==> flow/design.v <==
module fpadd (
    clk, reset, start,
    a, b,
    sum, 
    done
);
    input clk, reset, start;
    input [31:0] a, b;
    output [31:0] sum;
    output done;
    reg sign_a, sign_b, sign_r;
    reg [7:0] exp_a, exp_b, exp_r;
	reg [25:0] mant_a, mant_b;
    reg [25:0] mant_r;
	reg [31:0] sum;  
	reg done;
    reg [23:0] mant_sum;
    parameter IDLE = 3'b000;
    parameter SIGN = 3'b001;
    parameter SHIFT = 3'b010;
    parameter ADD = 3'b011;
	parameter RESSIGN = 3'b100;
    parameter NORM = 3'b101;
    parameter SEARCH = 3'b110;
	parameter FIN = 3'b111;
    reg[2:0] pres_state;
	always @(posedge clk) begin
	    if(reset) begin
			exp_a <= 0; exp_b <= 0; exp_r <= 0;
			mant_a <= 0; mant_b <= 0; mant_r <= 0;
			sign_a <= 0; sign_b <= 0; sign_r <= 0;
			done <= 0; sum <= 0; mant_sum <= 0;
    	end
    	else if(start) begin
	    	sign_a <= a[31];
	    	sign_b <= b[31];
			exp_a <= a[30:23];
			exp_b <= b[30:23];
			mant_a <= {3'b001, a[22:0]};  
			mant_b <= {3'b001, b[22:0]};  
	    	done <= 0;
	    	pres_state <= IDLE;
	    end
	    else begin
	    	case(pres_state)
			IDLE:  
	    	begin
		    	if ((exp_a == 8'b0) && (mant_a[22:0] == 22'b0 && mant_a[23] == 1'b1)) begin
					sum <= {sign_b, exp_b, mant_b[22:0]};
					done <= 1;
					pres_state <= FIN;
		    	end
	    		else if ((exp_b == 8'b0) && (mant_b[22:0] == 22'b0 && mant_b[23] == 1'b1)) begin
					sum <= {sign_a, exp_a, mant_a[22:0]};
					done <= 1;
					pres_state <= FIN;
		    	end
				else if (exp_a == 8'b11111111) begin
					sum <= {sign_a, exp_a, mant_a[22:0]};
					done <= 1;
					pres_state <= FIN;
				end
				else if (exp_b == 8'b11111111) begin
					sum <= {sign_b, exp_b, mant_b[22:0]};
					done <= 1;
					pres_state <= FIN;
				end
				else begin
					pres_state <= SIGN;
				end
			end	
			SIGN:  
			begin
				if (sign_a) begin
					mant_a <= ~mant_a + 1;
				end	
				if (sign_b) begin
					mant_b <= ~mant_b + 1;
				end	
				pres_state <= SHIFT;
			end
			SHIFT:  
			begin
				if(exp_a > exp_b) begin
					mant_b <= {sign_b, mant_b[25:1]};  
					exp_b <= exp_b + 1;
					exp_r <= exp_a;
				end
				else if(exp_a < exp_b) begin
					mant_a <= {sign_a, mant_a[25:1]};  
					exp_a <= exp_a + 1;
					exp_r <= exp_b;
				end
				else
					exp_r <= exp_a;
				pres_state <= (exp_a == exp_b) ? ADD : pres_state;
			end
			ADD:  
			begin
				mant_r <= mant_a + mant_b;
				pres_state <= RESSIGN;
			end
			RESSIGN:  
			begin
				if (mant_r[25] == 1) begin
					sign_r <= 1;
					mant_r <= -mant_r;
				end else begin
					sign_r <= 0;
				end
				pres_state <= NORM;
			end
			NORM:  
			begin
				if (mant_r == 0) begin
					exp_r <= 0;
					pres_state <= FIN;
				end else if ((mant_r[24] == 0) && (mant_r[23] == 1)) begin
					pres_state <= FIN;
				end else if (mant_r[24] == 1) begin
					mant_r <= mant_r >> 1;
					exp_r  <= exp_r + 1;
					pres_state <= FIN;
				end else
					pres_state <= SEARCH;
			end
			SEARCH:  
			begin
				if(mant_r[23] != 1) begin
					mant_r <= mant_r << 1;
					exp_r  <= exp_r - 1;
					pres_state <= SEARCH;
				end else
					pres_state <= FIN;
			end
			FIN:
			begin
				if (!done) begin
					sum <= {sign_r, exp_r, {mant_r[22:0]}};
					done <= 1;
				end
			end
			endcase
	    end
	end
endmodule
==> flow/config.mk <==
export PLATFORM = sky130hd
export DESIGN_NAME = fpadd
export DESIGN_NICKNAME = fpadd
export VERILOG_FILES = /design/flow/design.v
export SDC_FILE = /design/flow/constraint.sdc
export NUM_CORES = 4
export LEC_CHECK = 0
export CAP_MARGIN = 20
export CELL_PAD_IN_SITES_DETAIL_PLACEMENT = 1
export CORE_MARGIN = 2
export CORE_UTILIZATION = 40
export CTS_CLUSTER_DIAMETER = 393
export SLEW_MARGIN = 20
==> flow/constraint.sdc <==
create_clock -name core_clock -period 5.0 [get_ports {clk}]
set_input_delay 1.0000 -clock core_clock [delete_from_list [all_inputs] [get_ports {clk}]]
set_output_delay 1.0000 -clock core_clock [all_outputs]
set_load 0.01 [all_outputs]
run.sh (not shown) runs the stock make flow with config.mk's settings and CLKGATE_MAP_FILE=.
The starting point ran to the end with no violations.
Change:
--- a/flow/config.mk
+++ b/flow/config.mk
@@ -7,7 +7,7 @@
 export LEC_CHECK = 0
+export ABC_AREA = 0
 export CAP_MARGIN = 20
-export CELL_PAD_IN_SITES_DETAIL_PLACEMENT = 1
 export CORE_MARGIN = 2
-export CORE_UTILIZATION = 40
-export CTS_CLUSTER_DIAMETER = 393
+export CORE_UTILIZATION = 70
+export CTS_CLUSTER_SIZE = 23
 export SLEW_MARGIN = 20
==> flow/constraint.sdc (replaced) <==
create_clock -name core_clock -period 2.06 [get_ports {clk}]
set_input_delay 0.4120 -clock core_clock [delete_from_list [all_inputs] [get_ports {clk}]]
set_output_delay 0.4120 -clock core_clock [all_outputs]
set_load 0.01 [all_outputs]
Outcome: Now the flow aborted during clock tree synthesis (4_1_cts). Die size came out lower by 42%. Area after synthesis does not change. Synthesized cell count stays the same.
Change:
--- a/flow/config.mk
+++ b/flow/config.mk
@@ -7,7 +7,5 @@
 export LEC_CHECK = 0
-export ABC_AREA = 0
 export CAP_MARGIN = 20
 export CORE_MARGIN = 2
-export CORE_UTILIZATION = 70
-export CTS_CLUSTER_SIZE = 23
+export CORE_UTILIZATION = 40
 export SLEW_MARGIN = 20
==> flow/constraint.sdc (replaced) <==
create_clock -name core_clock -period 5.0 [get_ports {clk}]
set_input_delay 1.0000 -clock core_clock [delete_from_list [all_inputs] [get_ports {clk}]]
set_output_delay 1.0000 -clock core_clock [all_outputs]
set_load 0.01 [all_outputs]
Result: With this change the flow completed without violations; area after synthesis is unchanged; die area went up by well over a third; synthesized cell count does not change.
Change:
--- a/flow/config.mk
+++ b/flow/config.mk
@@ -7,5 +7,11 @@
 export LEC_CHECK = 0
+export ABC_AREA = 1
 export CAP_MARGIN = 20
+export CORE_ASPECT_RATIO = 0.5
 export CORE_MARGIN = 2
-export CORE_UTILIZATION = 40
+export CORE_UTILIZATION = 43
+export CTS_CLUSTER_DIAMETER = 378
+export CTS_CLUSTER_SIZE = 98
+export PLACE_DENSITY = 0.77
+export SETUP_SLACK_MARGIN = 0.09
 export SLEW_MARGIN = 20
What happened:
- The changed run produced a clean layout
- global-route usage increases by 4.6 points
- sequential share of layout area decreases by 2.1 points
- synthesized cell count increases by 40%
- synthesized area increases by 11%
- power increases by about 40%
- cell count increases by about 36%
- cell area increases by about 10%
- combinational power increases by 120%
Change:
==> flow/config.mk (replaced) <==
export PLATFORM = sky130hd
export DESIGN_NAME = fpadd
export DESIGN_NICKNAME = fpadd
export VERILOG_FILES = /design/flow/design.v
export SDC_FILE = /design/flow/constraint.sdc
export NUM_CORES = 4
export LEC_CHECK = 0
export CAP_MARGIN = 20
export CELL_PAD_IN_SITES_DETAIL_PLACEMENT = 1
export CORE_MARGIN = 7
export CORE_UTILIZATION = 40
export CTS_CLUSTER_DIAMETER = 393
export MIN_ROUTING_LAYER = met2
export PLACE_DENSITY = 0.46
export SETUP_SLACK_MARGIN = 0.85
export SLEW_MARGIN = 5
Result: The new run went through all stages and came out clean; hold slack stays flat; global-route usage increases by 12 points; power decreases by 27%; setup slack is worse by 790 ps; count of clock-buffer cells in the layout decreases by 2; synthesized cell count decreases by 29%; combinational power decreases by 49%; critical path depth is unchanged.

========
## xenon
Starts from the design.v that is shown in full above.
make LEC_CHECK=0 CAP_MARGIN=20 CORE_MARGIN=2 CORE_UTILIZATION=72 PLACE_DENSITY=0.67 SLEW_MARGIN=20 finish   # period 4.08 ns
Input-level comparison between willow and xenon:
Settings: PLACE_DENSITY: 0.67 -> unset; CORE_UTILIZATION: 72 -> 21; the clock period (ns, I/O delays scaled along): 4.08 -> 5.2.
Findings:
Compared willow vs xenon, and total global routing track utilization is down in willow. Mean number of vias per cell ends up lower on willow. Worst setup timing slack at the placement stage (willow over xenon): increase, 620 ps. Comparing routed wire length for xenon and willow, the bigger number came from willow. sum[3] as the end of the critical path was reported by xenon, and sum[14] by willow. Highest attainable clock frequency (willow over xenon): decrease, 36 MHz.
The following lists how violet was set up differently from willow:
Settings: CORE_UTILIZATION changed from 21 to 72; PLACE_DENSITY newly set to 0.67; SETUP_SLACK_MARGIN newly set to 1.18; the clock period (ns, I/O delays scaled along) changed from 5.2 to 4.08.
Every run in the comparison, violet and willow, completed the flow with a clean layout.
Going from willow to violet, worst supply voltage drop on vdd grew by more than 100%.
Taking willow as the reference point, the placement row count of violet falls by 38.
Met2 track utilization from global routing, violet and willow: smaller value in willow
Re count of clock-buffer cells in the layout: violet and willow aren't equal, and the lower value belongs to violet.
From willow to violet, post-synthesis instance area did not move at all.
Compared with willow, in violet die area now sits lower, fraction of synthesis flops using an asynchronous set or reset pin level.
Compared with willow, in violet global-route wire length before repair fell by 5.2%, minimum clock period fell by 770 ps, post-layout instance area rose by about 1.7%.

========
RTL: the design.v shown in full above, as it stands there.
clock: 2.51 ns
lec_check: 0
abc_area: 0
cap_margin: 20
core_margin: 2
core_utilization: 70
cts_cluster_size: 37
setup_slack_margin: 0.3
slew_margin: 20
The first run did not get past clock tree synthesis (4_1_cts) with DPL-0038.
Next try:
--- a/flow/config.mk
+++ b/flow/config.mk
@@ -12,2 +12 @@
-export CTS_CLUSTER_SIZE = 37
-export SETUP_SLACK_MARGIN = 0.3
+export CTS_CLUSTER_SIZE = 32
@@ -14,0 +14 @@
+export TNS_END_PERCENT = 5
The new run never finished: it broke off in global routing (5_1_grt) with GRT-0232. Synthesized area does not change. Synthesized cell count stays the same. Die area is unchanged.
Next try:
--- a/flow/config.mk
+++ b/flow/config.mk
@@ -8 +7,0 @@
-export ABC_AREA = 0
@@ -11,2 +10 @@
-export CORE_UTILIZATION = 70
-export CTS_CLUSTER_SIZE = 32
+export CORE_UTILIZATION = 55
@@ -14 +11,0 @@
-export TNS_END_PERCENT = 5
==> flow/constraint.sdc (replaced) <==
create_clock -name core_clock -period 3.66 [get_ports {clk}]
set_input_delay 0.7320 -clock core_clock [delete_from_list [all_inputs] [get_ports {clk}]]
set_output_delay 0.7320 -clock core_clock [all_outputs]
set_load 0.01 [all_outputs]
=>
- This time the run ran to the end with no violations
- area after synthesis is unchanged
- die size rose by 26%
- synthesized cell count is unchanged
Next try:
--- a/flow/config.mk
+++ b/flow/config.mk
@@ -10 +10 @@
-export CORE_UTILIZATION = 55
+export CORE_UTILIZATION = 40
Effect: The new run finished clean. Final area is about the same. Non-clock buffer count is lower by 7. Die size climbs by 36%. Global-route usage falls by 8.0 points. Core utilization decreases by 18 points. Routed wire length grows by 3.5%.
Next try:
--- a/flow/config.mk
+++ b/flow/config.mk
@@ -7,0 +8 @@
+export ABC_AREA = 1
@@ -10 +11,3 @@
-export CORE_UTILIZATION = 40
+export CORE_UTILIZATION = 69
+export CTS_CLUSTER_SIZE = 73
+export HOLD_SLACK_MARGIN = -0.08
==> flow/constraint.sdc (replaced) <==
create_clock -name core_clock -period 2.67 [get_ports {clk}]
set_input_delay 0.5340 -clock core_clock [delete_from_list [all_inputs] [get_ports {clk}]]
set_output_delay 0.5340 -clock core_clock [all_outputs]
set_load 0.01 [all_outputs]
Outcome: With this change the flow finished but failed the layout checks on setup timing. Area after synthesis climbs by roughly a tenth. Cell count climbs by a quarter to a third. Via count climbs by a quarter to a third. Core utilization climbs by 33 points. Clock power climbs by well over a third. Clock skew drops by 0.0066 ns. Setup slack loses 0.48 ns. Combinational power climbs to 3.1 times its value. Critical path depth climbs by 3. Count of clock-buffer cells in the layout drops by 2. Final area climbs by roughly a tenth.
Next try:
--- a/flow/config.mk
+++ b/flow/config.mk
@@ -11,3 +11 @@
-export CORE_UTILIZATION = 69
-export CTS_CLUSTER_SIZE = 73
-export HOLD_SLACK_MARGIN = -0.08
+export CORE_UTILIZATION = 70
==> flow/constraint.sdc (replaced) <==
create_clock -name core_clock -period 2.51 [get_ports {clk}]
set_input_delay 0.5020 -clock core_clock [delete_from_list [all_inputs] [get_ports {clk}]]
set_output_delay 0.5020 -clock core_clock [all_outputs]
set_load 0.01 [all_outputs]
After rerunning: The changed run completed without violations; area after synthesis stays the same; clock skew is about the same; via count barely changes; global-route usage came out higher by 0.66 points; worst setup slack gets better by 0.11 ns; power came out higher by 5.6%; synthesized cell count is unchanged; routed wire length hardly moves; die area came out lower by 1.4%.
Power figures rest on the tool's default switching activity, not on a simulated workload.
